==> inputs of exp/nickel <==
==> flow/design.v <==
`timescale 1ns / 1ps
module get_conv_target_angle(
input signed [19:0] target_angle,
output reg signed [19:0] target_angle_conv,
output reg [2:0] quadrant_loc
    );
  always@(*)
    begin
        if ((target_angle >{16'd90,4'd0}) && (target_angle <= {16'd180,4'd0})) target_angle_conv = target_angle - {16'd90,4'd0};
        else if ((target_angle >{16'd180,4'd0}) && (target_angle <= {16'd270,4'd0})) target_angle_conv = target_angle - {16'd180,4'd0};
        else if ((target_angle > {16'd270,4'd0}) && (target_angle <= {16'd360,4'd0})) target_angle_conv = target_angle - {16'd360,4'd0};
        else target_angle_conv = target_angle;
    end 
  always@(*)
    begin
        if ((target_angle >{16'd90,4'd0}) && (target_angle <= {16'd180,4'd0})) quadrant_loc = 3'd2;
        else if ((target_angle >{16'd180,4'd0}) && (target_angle <= {16'd270,4'd0})) quadrant_loc = 3'd3;
        else if ((target_angle > {16'd270,4'd0}) && (target_angle <= {16'd360,4'd0})) quadrant_loc = 3'd4;
        else quadrant_loc = 3'd1;
    end    
endmodule
`timescale 1ns / 1ps
module output_mapping(
input signed [19:0] x, 
input signed [19:0] y,
input [2:0] quadrant_loc,
output reg signed [19:0] x_res,
output reg signed [19:0] y_res
    );
always@(*)
    begin
        if (quadrant_loc == 3'd2) x_res = -y;
        else if (quadrant_loc == 3'd3) x_res = -x;
        else  x_res = x; 
    end
 always@(*)
   begin
     if (quadrant_loc == 3'd2)       y_res = x;
     else if (quadrant_loc == 3'd3)  y_res = -y;
     else                            y_res = y; 
   end
endmodule
`timescale 1ns / 1ps
module cordic_sin_cos(clk,rst,target_angle,x_res,y_res);
 input clk,rst;   
 input signed [19:0] target_angle;    
 output reg signed [19:0] x_res;  
 output reg signed [19:0] y_res;  
 wire signed [19:0] x_res_comb;  
 wire signed [19:0] y_res_comb;  
 reg signed [19:0] x [9:0];   
 reg signed [19:0] y [9:0];   
 wire signed[19:0] arc_tan [8:0];   
 reg  signed[19:0] z[8:0];   
 reg  d[8:0];  
 wire signed [19:0] target_angle_conv;   
 wire [2:0] quadrant_loc;  
 assign arc_tan[0] = {{6{1'b0}},10'b0000101101,4'b0000};    
 assign arc_tan[1] = {{6{1'b0}},10'b0000011010,4'b1001};    
 assign arc_tan[2] = {{6{1'b0}},10'b0000001110,4'b0000};    
 assign arc_tan[3] = {{6{1'b0}},10'b0000000111,4'b0010};    
 assign arc_tan[4] = {{6{1'b0}},10'b0000000011,4'b1001};    
 assign arc_tan[5] = {{6{1'b0}},10'b0000000001,4'b1100};    
 assign arc_tan[6] = {{6{1'b0}},10'b0000000000,4'b1110};    
 assign arc_tan[7] = {{6{1'b0}},10'b0000000000,4'b0111};    
 assign arc_tan[8] = {{6{1'b0}},10'b0000000000,4'b0011};    
 get_conv_target_angle conv_angle(.target_angle(target_angle),.target_angle_conv(target_angle_conv),.quadrant_loc(quadrant_loc));
 output_mapping out_map(.x(x[9][19:0]),.y(y[9][19:0]),.quadrant_loc(quadrant_loc),.x_res(x_res_comb),.y_res(y_res_comb));
 always@(posedge clk)
  begin
    if (rst == 0)
       begin
         x_res [19:0]     <= 20'b0;
         y_res [19:0]     <= 20'b0;  
       end 
    else 
       begin
         x_res [19:0] <= x_res_comb;
         y_res [19:0] <= y_res_comb;
       end
  end
 always@(*)
   begin
      x[0] = 20'b00001001101101110001;  
      y[0] = 20'b00000000000000000000;  
      z[0] = target_angle_conv;  
      d[0] = (z[0][19] == 0) ? 1 : 0;   
   end
 always@(*)
   begin
     x[1] = (d[0] == 1) ? (x[0] - y[0]) : (x[0]+y[0]);
     y[1] = (d[0] == 1) ? (y[0] + x[0]) : (y[0]-x[0]);
     z[1] = (d[0] == 1) ? (z[0] - arc_tan[0]) : (z[0]+arc_tan[0]);
     d[1] = (z[1][19] == 0) ? 1 : 0;
     x[2] = (d[1] == 1) ? (x[1] - (y[1]>>>1)) : (x[1]+(y[1]>>>1));
     y[2] = (d[1] == 1) ? (y[1] + (x[1]>>>1)) : (y[1]-(x[1]>>>1));
     z[2] = (d[1] == 1) ? (z[1] - arc_tan[1]) : (z[1]+arc_tan[1]);
     d[2] = (z[2][19] == 0) ? 1 : 0;   
     x[3] = (d[2] == 1) ? (x[2] - (y[2]>>>2)) : (x[2]+(y[2]>>>2));
     y[3] = (d[2] == 1) ? (y[2] + (x[2]>>>2)) : (y[2]-(x[2]>>>2));
     z[3] = (d[2] == 1) ? (z[2] - arc_tan[2]) : (z[2]+arc_tan[2]);
     d[3] = (z[3][19] == 0) ? 1 : 0; 
     x[4] = (d[3] == 1) ? (x[3] - (y[3]>>>3)) : (x[3]+(y[3]>>>3));
     y[4] = (d[3] == 1) ? (y[3] + (x[3]>>>3)) : (y[3]-(x[3]>>>3));
     z[4] = (d[3] == 1) ? (z[3] - arc_tan[3]) : (z[3]+arc_tan[3]);
     d[4] = (z[4][19] == 0) ? 1 : 0; 
     x[5] = (d[4] == 1) ? (x[4] - (y[4]>>>4)) : (x[4]+(y[4]>>>4));
     y[5] = (d[4] == 1) ? (y[4] + (x[4]>>>4)) : (y[4]-(x[4]>>>4));
     z[5] = (d[4] == 1) ? (z[4] - arc_tan[4]) : (z[4]+arc_tan[4]);
     d[5] = (z[5][19] == 0) ? 1 : 0; 
     x[6] = (d[5] == 1) ? (x[5] - (y[5]>>>5)) : (x[5]+(y[5]>>>5));
     y[6] = (d[5] == 1) ? (y[5] + (x[5]>>>5)) : (y[5]-(x[5]>>>5));
     z[6] = (d[5] == 1) ? (z[5] - arc_tan[5]) : (z[5]+arc_tan[5]);
     d[6] = (z[6][19] == 0) ? 1 : 0; 
     x[7] = (d[6] == 1) ? (x[6] - (y[6]>>>6)) : (x[6]+(y[6]>>>6));
     y[7] = (d[6] == 1) ? (y[6] + (x[6]>>>6)) : (y[6]-(x[6]>>>6));
     z[7] = (d[6] == 1) ? (z[6] - arc_tan[6]) : (z[6]+arc_tan[6]);
     d[7] = (z[7][19] == 0) ? 1 : 0; 
     x[8] = (d[7] == 1) ? (x[7] - (y[7]>>>7)) : (x[7]+(y[7]>>>7));
     y[8] = (d[7] == 1) ? (y[7] + (x[7]>>>7)) : (y[7]-(x[7]>>>7));
     z[8] = (d[7] == 1) ? (z[7] - arc_tan[7]) : (z[7]+arc_tan[7]);
     d[8] = (z[8][19] == 0) ? 1 : 0; 
     x[9] = (d[8] == 1) ? (x[8] - (y[8]>>>8)) : (x[8]+(y[8]>>>8));
     y[9] = (d[8] == 1) ? (y[8] + (x[8]>>>8)) : (y[8]-(x[8]>>>8));
     z[9] = (d[8] == 1) ? (z[8] - arc_tan[8]) : (z[8]+arc_tan[8]);
     d[9] = (z[9][19] == 0) ? 1 : 0; 
   end
endmodule
==> flow/run.sh <==
#!/bin/bash
# the make line also repeats each setting of config.mk as NAME=value (left out here)
make -C /OpenROAD-flow-scripts/flow DESIGN_CONFIG=/design/flow/config.mk WORK_HOME=/design/flow/orfs CLKGATE_MAP_FILE= finish
==> flow/config.mk <==
export PLATFORM = sky130hd
export DESIGN_NAME = cordic_sin_cos
export DESIGN_NICKNAME = cordic_sin_cos
export VERILOG_FILES = /design/flow/design.v
export SDC_FILE = /design/flow/constraint.sdc
export NUM_CORES = 4
export LEC_CHECK = 0
export CAP_MARGIN = 20
export CORE_MARGIN = 2
export CORE_UTILIZATION = 68
export HOLD_SLACK_MARGIN = -0.09
export SETUP_SLACK_MARGIN = -2.0
export SLEW_MARGIN = 20
export TNS_END_PERCENT = 5
==> flow/constraint.sdc <==
create_clock -name core_clock -period 27.0 [get_ports {clk}]
set_input_delay 5.4000 -clock core_clock [delete_from_list [all_inputs] [get_ports {clk}]]
set_output_delay 5.4000 -clock core_clock [all_outputs]
set_load 0.01 [all_outputs]
==> inputs of exp/lagoon, as changes to exp/nickel <==
Settings changed: CORE_UTILIZATION 68 to 65, HOLD_SLACK_MARGIN -0.09 to default.
==> flow/constraint.sdc (replaced) <==
create_clock -name core_clock -period 30.6 [get_ports {clk}]
set_input_delay 6.1200 -clock core_clock [delete_from_list [all_inputs] [get_ports {clk}]]
set_output_delay 6.1200 -clock core_clock [all_outputs]
set_load 0.01 [all_outputs]
==> inputs of exp/umber, as changes to exp/nickel <==
Settings changed: CORE_UTILIZATION 68 to 69, CTS_CLUSTER_SIZE from default to 97, HOLD_SLACK_MARGIN -0.09 to default, SETUP_SLACK_MARGIN -2.0 to default, TNS_END_PERCENT 5 to default.
==> flow/constraint.sdc (replaced) <==
create_clock -name core_clock -period 41.1 [get_ports {clk}]
set_input_delay 8.2200 -clock core_clock [delete_from_list [all_inputs] [get_ports {clk}]]
set_output_delay 8.2200 -clock core_clock [all_outputs]
set_load 0.01 [all_outputs]
==> results <==
- exp/umber completed without violations. exp/lagoon finished with negative setup slack left. exp/nickel aborted during 3_5_place_dp (DPL-0033).
- In exp/lagoon the final cell count is higher than in exp/umber, by about 2.4%.
- In exp/lagoon the hold slack is lower than in exp/umber, by 2.1 ns.
- Worst setup slack: exp/lagoon is worse than exp/umber (3.5 ns).
- Between exp/lagoon and exp/umber, the lower sequential share of layout area is in exp/lagoon (gap 0.12 points).
- Against exp/lagoon, the die area of exp/nickel is lower by about 4.3%.
- In flip-flop count, exp/lagoon and exp/umber do not differ.
- Routed wire length: exp/lagoon is lower than exp/umber (about 2%).
